## fpga3
module fpga3(
    input [3:0] SW,
    input rot_A, input rot_B, input rot_dwn,
    input BTN0, input BTN1, input BTN2,
    input reset, input clk,
    output [7:0] LED,
	 output R, output G, output B,
	 output h_sync, output v_sync
    );
Size in the first run: roughly 5200 cells after synthesis, about 25 I/O pins, about 0.043 mm2 of cells after synthesis.
clock: 49.8 ns
lec_check: 0
abc_area: 0
cap_margin: 30
cell_pad_in_sites_global_placement: 0
core_margin: 2
core_utilization: 26
place_density_lb_addon: 0.07
setup_slack_margin: 4.94
slew_margin: 20
tns_end_percent: 45
run.sh (not shown) runs the stock make flow with config.mk's settings and CLKGATE_MAP_FILE=.
==> next run, changes <==
ABC_AREA = unset   (was 0)
CAP_MARGIN = 20   (was 30)
CELL_PAD_IN_SITES_GLOBAL_PLACEMENT = unset   (was 0)
CORE_UTILIZATION = 47   (was 26)
PLACE_DENSITY_LB_ADDON = unset   (was 0.07)
SETUP_SLACK_MARGIN = unset   (was 4.94)
TNS_END_PERCENT = unset   (was 45)
clock period = 30.6 ns   (was 49.8 ns; I/O delays follow)
Effect: This time the run reached the layout checks and failed them: negative setup slack. Wire length came out lower by about a fifth. Clock skew increases by 0.0086 ns. Final area hardly moves. Register-to-register slack loses 9.7 ns.
==> next run, changes <==
CORE_UTILIZATION = 40   (was 47)
clock period = 50.0 ns   (was 30.6 ns; I/O delays follow)
Outcome:
- This time the run completed with no timing, DRC or antenna violations
- clock-buffer cell count is unchanged
- synthesized cell count is unchanged
==> next run, changes <==
ABC_AREA = 1   (was unset)
CAP_MARGIN = 5   (was 20)
CELL_PAD_IN_SITES_GLOBAL_PLACEMENT = 1   (was unset)
CORE_ASPECT_RATIO = 0.5   (was unset)
CORE_UTILIZATION = 61   (was 40)
CTS_CLUSTER_DIAMETER = 337   (was unset)
CTS_CLUSTER_SIZE = 98   (was unset)
PLACE_DENSITY = 0.43   (was unset)
TNS_END_PERCENT = 35   (was unset)
Result: First-iteration DRC count came out higher by 44%; via count grows by 12%; sequential share of layout area is about the same; wire length climbs by 3.6%.

== build 49 ==
fpga3 again, from the RTL that the note above started with.
Settings: LEC_CHECK=0, ABC_AREA=0, CAP_MARGIN=20, CORE_MARGIN=2, CORE_UTILIZATION=72, CTS_CLUSTER_DIAMETER=311, CTS_CLUSTER_SIZE=72, PLACE_DENSITY_LB_ADDON=0.0, SETUP_SLACK_MARGIN=3.65, SLEW_MARGIN=20; clock period 12.4 ns.
Although it ran to completion, build 49 produced a layout that fails the final checks because of negative setup slack.
[inputs] build 17 vs build 49
- changing ABC_AREA from 0 to 1
- removing SETUP_SLACK_MARGIN (formerly 3.65)
- changing CTS_CLUSTER_DIAMETER from 311 to 233
- removing CTS_CLUSTER_SIZE (formerly 72)
- removing PLACE_DENSITY_LB_ADDON (formerly 0.0)
- changing the clock period (ns, I/O delays scaled along) from 12.4 to 34.1
==> results <==
Per the comparison of build 17 with build 49, area of the mapped netlist up about 4%, area fraction in full adders, half adders and majority gates down 1.8 points, fraction of synthesized cell area in xor and xnor cells down 0.92 points.
Both conditions hold for build 17: the flow ran to the end and the final layout passed the timing, design-rule and antenna checks.
--- input diff build 17..build 39 ---
- SETUP_SLACK_MARGIN newly set to 3.65
- CTS_CLUSTER_SIZE newly set to 72
- CTS_CLUSTER_DIAMETER removed (was 233)
- PLACE_DENSITY_LB_ADDON newly set to 0.01
- the clock period (ns, I/O delays scaled along) changed from 34.1 to 12.4
### Flow results
- [build 39 vs build 17] wire length: higher in build 39
- Build 39 against build 17: placed wire-length estimate increased by about 16% relative to the old numbers; critical path depth increased by 2 relative to the old numbers; fraction of area in registers decreased by 0.31 points relative to the old numbers.
- Build 39 vs build 17, count of clock-buffer cells in the layout went up by 1.
- Compared with build 17, in build 39 met3 routing resource usage after global routing grew by 3.3 points, multi-input gate share of the layout cell area went down by 7.5 points, final area +about 11%, detailed-router iteration count before antenna repair grew by 4.
- Build 39: flow complete, layout not clean; failing: negative setup slack
- Build 17 has completed all stages; timing, DRC and antenna checks passed.
- Sort build 17 and build 39 by synthesis-to-layout area growth, descending, and build 39 comes first.
- Maximum clock skew at final layout: build 39 vs build 17, no meaningful difference
Changes in build 51 relative to build 39:
- swapping 0.01 for 0.08 in PLACE_DENSITY_LB_ADDON
- clearing SETUP_SLACK_MARGIN, which used to be 3.65
- clearing CTS_CLUSTER_SIZE, which used to be 72
- swapping 12.4 for 26.9 in the clock period (ns, I/O delays scaled along)
==> comparison <==
- Although it ran to completion, build 51 produced a layout that fails the final checks because of negative setup slack.
- When build 51 is set beside build 39, its global-route usage over all layers turns out to be 2.3 points smaller.
- Wire length of the first global-routing pass on build 51 is down relative to build 39.
- Between build 51 and build 39, it is build 51 whose number of non-filler instances in the completed layout is lower, by about 5.4%.
- Worst max-slew margin expressed relative to the limit delta for build 51 relative to build 39: 15 points lower
diff inputs: build 51 => build 65
- a deleted PLACE_DENSITY_LB_ADDON that had been 0.08
- an added CORE_ASPECT_RATIO of 0.91
- an added CTS_CLUSTER_DIAMETER of 147
- an added SETUP_SLACK_MARGIN of 2.27
- an added PLACE_DENSITY of 0.36
Notes after the runs:
Violation tally from detailed-route iteration zero delta (build 65 − build 51): unfavourable
In build 65 the implementation completed, yet the final layout does not meet the checks, the culprit being negative setup slack.
Delta (build 65 minus build 51): routed via count shows a reduction of about 1.7%, largest stage delay on the critical path now smaller, detail-routed via count per cell has decreased.
Relative to build 51, final HPWL from detailed placement has decreased by 7400 um in build 65.
There was hardly any difference in count of non-filler cells in the finished layout between build 51 and build 65.
The run with more routed wire is build 51, not build 65.
First-pass GRT wire length was lower in build 65 than in build 51.

Starting RTL as in the previous note.
export LEC_CHECK = 0
export ABC_AREA = 1
export CAP_MARGIN = 5
export CORE_MARGIN = 2
export CORE_UTILIZATION = 72
export CTS_CLUSTER_DIAMETER = 233
export PLACE_DENSITY = 0.63
export SETUP_SLACK_MARGIN = 3.13
export SLEW_MARGIN = 20
create_clock -name core_clock -period 27.7 [get_ports {clk}]
The first run reached the layout checks and failed them: setup timing.
Edit:
- CAP_MARGIN: 5 -> 20
- CORE_UTILIZATION: 72 -> 52
- CTS_CLUSTER_DIAMETER: 233 -> default
- CTS_CLUSTER_SIZE: default -> 95
- PLACE_DENSITY: 0.63 -> default
- SETUP_SLACK_MARGIN: 3.13 -> default
- clock period: 27.7 -> 30.6 ns (I/O delays scaled with it)
=>
- The new run ran to the end with violations: setup timing
- worst hold slack loses 0.0042 ns
- core utilization goes down by 22 points
- cell area rises by 1.1%
- area after synthesis stays the same
Edit:
- CORE_UTILIZATION: 52 -> 56
- CTS_CLUSTER_DIAMETER: default -> 356
- clock period: 30.6 -> 22.9 ns (I/O delays scaled with it)
- The changed run produced a layout that fails on setup timing
- worst setup slack got worse by 2.3 ns
- count of clock-buffer cells in the layout went up by 1
- sequential share of layout area barely changes
- via count increases by 1.7%
- non-clock buffer count rose by 76
Edit:
- CORE_UTILIZATION: 56 -> 72
- CTS_CLUSTER_DIAMETER: 356 -> default
- CTS_CLUSTER_SIZE: 95 -> default
- clock period: 22.9 -> 61.7 ns (I/O delays scaled with it)
What happened:
- Now the flow finished clean
- final area shrinks by about 7%
- register-to-register slack is better by 19 ns
- non-clock buffer count shrinks by 308

Starting RTL as in the previous note.
clock: 26.9 ns
lec_check: 0
abc_area: 1
cap_margin: 5
core_aspect_ratio: 0.9
core_margin: 2
core_utilization: 72
cts_cluster_diameter: 233
max_routing_layer: met4
place_density: 0.38
setup_slack_margin: 2.23
slew_margin: 20
tns_end_percent: 40
The baseline finished but failed the layout checks on negative setup slack.
Then changed:
CORE_ASPECT_RATIO = default   (was 0.9)
MAX_ROUTING_LAYER = default   (was met4)
PLACE_DENSITY = default   (was 0.38)
SETUP_SLACK_MARGIN = -2.0   (was 2.23)
TNS_END_PERCENT = default   (was 40)
clock period = 27.7 ns   (was 26.9 ns; I/O delays follow)
Outcome:
- The changed run completed, yet does not pass: negative setup slack
- via count decreases slightly
- final area shrinks slightly
- critical path depth went up by 2
- clock skew goes up by 0.0037 ns
- utilization came out lower by 0.32 points
- global-route usage went down by 1.3 points
Then changed:
ABC_AREA = default   (was 1)
CAP_MARGIN = 20   (was 5)
CORE_UTILIZATION = 48   (was 72)
CTS_CLUSTER_DIAMETER = default   (was 233)
SETUP_SLACK_MARGIN = default   (was -2.0)
clock period = 48.5 ns   (was 27.7 ns; I/O delays follow)
After rerunning: The new run completed without violations. Routed wire length went down by 5.6%. Flip-flop count is unchanged. Setup slack improved by 2.9 ns. Global-route usage went down by 14 points. Via count went down by 15%. Register-to-register slack improved by 11 ns. First-iteration DRC count went down by 25%. Die size went up by 44%.
Then changed:
ABC_AREA = 1   (was default)
CAP_MARGIN = 5   (was 20)
CORE_UTILIZATION = 72   (was 48)
CTS_CLUSTER_DIAMETER = 140   (was default)
clock period = 27.0 ns   (was 48.5 ns; I/O delays follow)
Now the flow finished but failed the layout checks on negative setup slack.
Final area climbs by 9.9%.
Die size drops by 30%.
Via count climbs by 22%.
Setup slack gets worse by 2.7 ns.
Worst hold slack gets worse by 0.0074 ns.
Sequential cell count is unchanged.
Routed wire length climbs by 14%.
Utilization climbs by 30 points.
Clock-buffer cell count drops by 1.

Starting RTL as in the previous note.
==> flow/design.v (excerpt) <==
module fpga3(
    input [3:0] SW,
    input rot_A, input rot_B, input rot_dwn,
    input BTN0, input BTN1, input BTN2,
    input reset, input clk,
    output [7:0] LED,
	 output R, output G, output B,
	 output h_sync, output v_sync
    );
export LEC_CHECK = 0
export ABC_AREA = 1
export CAP_MARGIN = 20
export CELL_PAD_IN_SITES_GLOBAL_PLACEMENT = 0
export CORE_ASPECT_RATIO = 0.92
export CORE_MARGIN = 2
export CORE_UTILIZATION = 72
export CTS_CLUSTER_DIAMETER = 211
export CTS_CLUSTER_SIZE = 100
export GPL_TIMING_DRIVEN = 1
export HOLD_SLACK_MARGIN = 0.29
export MAX_ROUTING_LAYER = met4
export PLACE_DENSITY_LB_ADDON = 0.06
export SETUP_SLACK_MARGIN = 2.31
export SLEW_MARGIN = 20
export TNS_END_PERCENT = 35
create_clock -name core_clock -period 26.9 [get_ports {clk}]
The first run finished but fails on setup timing.
==> next run, changes <==
Settings changed: HOLD_SLACK_MARGIN 0.29 to unset, PLACE_DENSITY set to 0.61, PLACE_DENSITY_LB_ADDON 0.06 to unset.
Outcome:
- The changed run produced a layout that fails on setup timing
- cell area rose by about 0.5%
- non-clock buffer count rose by 40
- hold slack is worse by 0.0082 ns
- die size stays the same
- final cell count rose by about 0.5%
==> next run, changes <==
Settings changed: CTS_CLUSTER_SIZE 100 to 50, PLACE_DENSITY 0.61 to 0.35.
What happened: The changed run completed and failed the layout checks on setup timing. First-iteration DRC count stays the same. Sequential cell count is unchanged. Cell count stays the same. Count of clock-buffer cells in the layout stays the same.
==> next run, changes <==
Settings changed: CELL_PAD_IN_SITES_GLOBAL_PLACEMENT 0 to unset, CORE_ASPECT_RATIO 0.92 to 0.9, CTS_CLUSTER_DIAMETER 211 to 249, CTS_CLUSTER_SIZE 50 to unset, GPL_TIMING_DRIVEN 1 to unset, PLACE_DENSITY 0.35 to unset, PLACE_DENSITY_LB_ADDON set to 0.02, SETUP_SLACK_MARGIN 2.31 to 2.04, TNS_END_PERCENT 35 to 40.
What happened: The changed run finished but failed the layout checks on setup timing; critical path depth went up by 3; hold slack gets better by 0.010 ns; register-to-register slack improved by 0.05 ns; area after synthesis is unchanged; first-iteration DRC count came out higher by about 6%; count of clock-buffer cells in the layout falls by 4; non-clock buffer count went down by 50; core utilization fell by 0.97 points.
==> next run, changes <==
Settings changed: CAP_MARGIN 20 to 5, CTS_CLUSTER_DIAMETER 249 to 233, PLACE_DENSITY set to 0.63, PLACE_DENSITY_LB_ADDON 0.02 to unset, SETUP_SLACK_MARGIN 2.04 to 2.23.
- The changed run produced a layout that fails on setup timing
- design area is lower by 0.47%
- via count shrinks by 2.1%
- critical path depth decreases by 3
- clock-buffer cell count is unchanged
- clock skew fell by 0.0066 ns
- setup slack improves by 0.36 ns

Starting RTL as in the previous note.
clock: 52.9 ns
lec_check: 0
abc_area: 0
cap_margin: 20
cell_pad_in_sites_detail_placement: 1
cell_pad_in_sites_global_placement: 2
core_margin: 9
core_utilization: 40
cts_cluster_diameter: 285
gpl_routability_driven: 0
gpl_timing_driven: 0
hold_slack_margin: 0.03
min_routing_layer: met2
slew_margin: 10
The baseline completed without violations.
Next try:
==> flow/config.mk (replaced) <==
export PLATFORM = sky130hd
export DESIGN_NAME = fpga3
export DESIGN_NICKNAME = fpga3
export VERILOG_FILES = /design/flow/design.v
export SDC_FILE = /design/flow/constraint.sdc
export NUM_CORES = 4
export LEC_CHECK = 0
export CAP_MARGIN = 20
export CORE_MARGIN = 2
export CORE_UTILIZATION = 40
export SETUP_SLACK_MARGIN = 5.0
export SLEW_MARGIN = 20
==> flow/constraint.sdc (replaced) <==
create_clock -name core_clock -period 48.5 [get_ports {clk}]
set_input_delay 9.7000 -clock core_clock [delete_from_list [all_inputs] [get_ports {clk}]]
set_output_delay 9.7000 -clock core_clock [all_outputs]
set_load 0.01 [all_outputs]
Result: The changed run completed with no timing, DRC or antenna violations. Wire length fell by about a fifth. Cell count is about the same. Setup slack gains 3.1 ns.
Next try:
--- a/flow/config.mk
+++ b/flow/config.mk
@@ -10,2 +10,3 @@
-export CORE_UTILIZATION = 40
-export SETUP_SLACK_MARGIN = 5.0
+export CORE_UTILIZATION = 56
+export CTS_CLUSTER_DIAMETER = 332
+export CTS_CLUSTER_SIZE = 98
==> flow/constraint.sdc (replaced) <==
create_clock -name core_clock -period 30.6 [get_ports {clk}]
set_input_delay 6.1200 -clock core_clock [delete_from_list [all_inputs] [get_ports {clk}]]
set_output_delay 6.1200 -clock core_clock [all_outputs]
set_load 0.01 [all_outputs]
- With this change the flow completed, yet does not pass: negative setup slack
- routed wire length increases slightly
- worst setup slack got worse by 5.2 ns
- non-clock buffer count is higher by 155
- sequential share of layout area hardly moves
- die size decreases by a quarter to a third
- cell area climbs slightly
- count of clock-buffer cells in the layout decreases by 2
- clock skew decreases by 0.018 ns
- flip-flop count stays the same
Next try:
--- a/flow/config.mk
+++ b/flow/config.mk
@@ -10,3 +10,4 @@
-export CORE_UTILIZATION = 56
-export CTS_CLUSTER_DIAMETER = 332
-export CTS_CLUSTER_SIZE = 98
+export CORE_UTILIZATION = 72
+export CTS_CLUSTER_SIZE = 50
+export PLACE_DENSITY_LB_ADDON = 0.01
+export SETUP_SLACK_MARGIN = 3.65
==> flow/constraint.sdc (replaced) <==
create_clock -name core_clock -period 12.4 [get_ports {clk}]
set_input_delay 2.4800 -clock core_clock [delete_from_list [all_inputs] [get_ports {clk}]]
set_output_delay 2.4800 -clock core_clock [all_outputs]
set_load 0.01 [all_outputs]
Result: The new run produced a layout that fails on negative setup slack. Worst hold slack is worse by 0.012 ns. Area after synthesis does not change. Worst setup slack is worse by 5.7 ns. Cell area went up by a few percent. Register-to-register slack is worse by 9.3 ns.

Setup of run A:
fpga3 again, from the RTL that the note above started with.
==> flow/config.mk <==
export PLATFORM = sky130hd
export DESIGN_NAME = fpga3
export DESIGN_NICKNAME = fpga3
export VERILOG_FILES = /design/flow/design.v
export SDC_FILE = /design/flow/constraint.sdc
export NUM_CORES = 4
export LEC_CHECK = 0
export ABC_AREA = 1
export CAP_MARGIN = 40
export CORE_ASPECT_RATIO = 0.5
export CORE_MARGIN = 2
export CORE_UTILIZATION = 57
export CTS_CLUSTER_DIAMETER = 333
export CTS_CLUSTER_SIZE = 100
export GPL_ROUTABILITY_DRIVEN = 0
export PLACE_DENSITY = 0.86
export SLEW_MARGIN = 20
export TNS_END_PERCENT = 5
==> flow/constraint.sdc <==
create_clock -name core_clock -period 50.0 [get_ports {clk}]
set_input_delay 10.0000 -clock core_clock [delete_from_list [all_inputs] [get_ports {clk}]]
set_output_delay 10.0000 -clock core_clock [all_outputs]
set_load 0.01 [all_outputs]
Run A: PASS, flow complete, no timing, DRC or antenna violations
#### Input delta (run B over run A)
Settings: clearing CORE_ASPECT_RATIO, which used to be 0.5; clearing GPL_ROUTABILITY_DRIVEN, which used to be 0; swapping 57 for 40 in CORE_UTILIZATION; swapping 40 for 5 in CAP_MARGIN; swapping 0.86 for 0.43 in PLACE_DENSITY; putting CELL_PAD_IN_SITES_GLOBAL_PLACEMENT at 1 where nothing was set; swapping 5 for 35 in TNS_END_PERCENT; swapping 100 for 98 in CTS_CLUSTER_SIZE; swapping 333 for 337 in CTS_CLUSTER_DIAMETER.
### Flow results
Lower smallest setup slack after layout goes to run B over run A.
[compare] base=run A new=run B: core area up 0.032 mm², worst hold slack after final layout flat.
Against run A, final instance area in run B came out worse.
#### Input delta (run C over run B)
Settings: CORE_UTILIZATION now 61, was 40; CTS_CLUSTER_SIZE now 100, was 98; TNS_END_PERCENT now 40, was 35; CAP_MARGIN now 20, was 5; GPL_ROUTABILITY_DRIVEN now 0, previously not set; PLACE_DENSITY now 0.78, was 0.43; CELL_PAD_IN_SITES_GLOBAL_PLACEMENT no longer set, was 1; CTS_CLUSTER_DIAMETER now 333, was 337; CORE_ASPECT_RATIO now 0.5, previously not set.
Run C vs run B: die area down. Where worst hold slack is concerned, run B is outperformed by run C.
[inputs] run D vs run C
Settings: changing SLEW_MARGIN from 20 to 15; removing CORE_ASPECT_RATIO (formerly 0.5); setting CELL_PAD_IN_SITES_GLOBAL_PLACEMENT to 3 for the first time; changing CAP_MARGIN from 20 to 10; changing CORE_UTILIZATION from 61 to 21; changing PLACE_DENSITY from 0.78 to 0.76; removing CTS_CLUSTER_SIZE (formerly 100); setting MAX_ROUTING_LAYER to met4 for the first time; removing CTS_CLUSTER_DIAMETER (formerly 333).
- For delay of the slowest cell on the worst path, run D and run C come out practically identical.
- Taking run C over run D, the post-route cell area ratio works out to 0.950.
- Wire length on met3 was lower in run D than in run C.
- [compare] base=run C new=run D: worst-case hold slack held; wire length on met1 up 20 mm; via count of the first global-routing pass went down; non-clock buffer count shows an increase of 16; total detailed-routing wirelength saw an increase.
- Going from run C to run D, the chip area was found to have gone up by 190%.
Setup changes, run D to run E
Settings: CELL_PAD_IN_SITES_GLOBAL_PLACEMENT: 3 -> 1; CTS_CLUSTER_SIZE: unset -> 98; SLEW_MARGIN: 15 -> 20; PLACE_DENSITY: 0.76 -> 0.43; CAP_MARGIN: 10 -> 5; CTS_CLUSTER_DIAMETER: unset -> 337; CORE_UTILIZATION: 21 -> 26; TNS_END_PERCENT: 40 -> 35; MAX_ROUTING_LAYER: met4 -> unset.
Notes after the runs:
- Run E finished end to end and its layout was clean on timing, DRC and antenna.
- Going from run D to run E, count of clock-buffer cells in the layout grows by 1.
- Relative to run D, run E improves violation tally from detailed-route iteration zero.
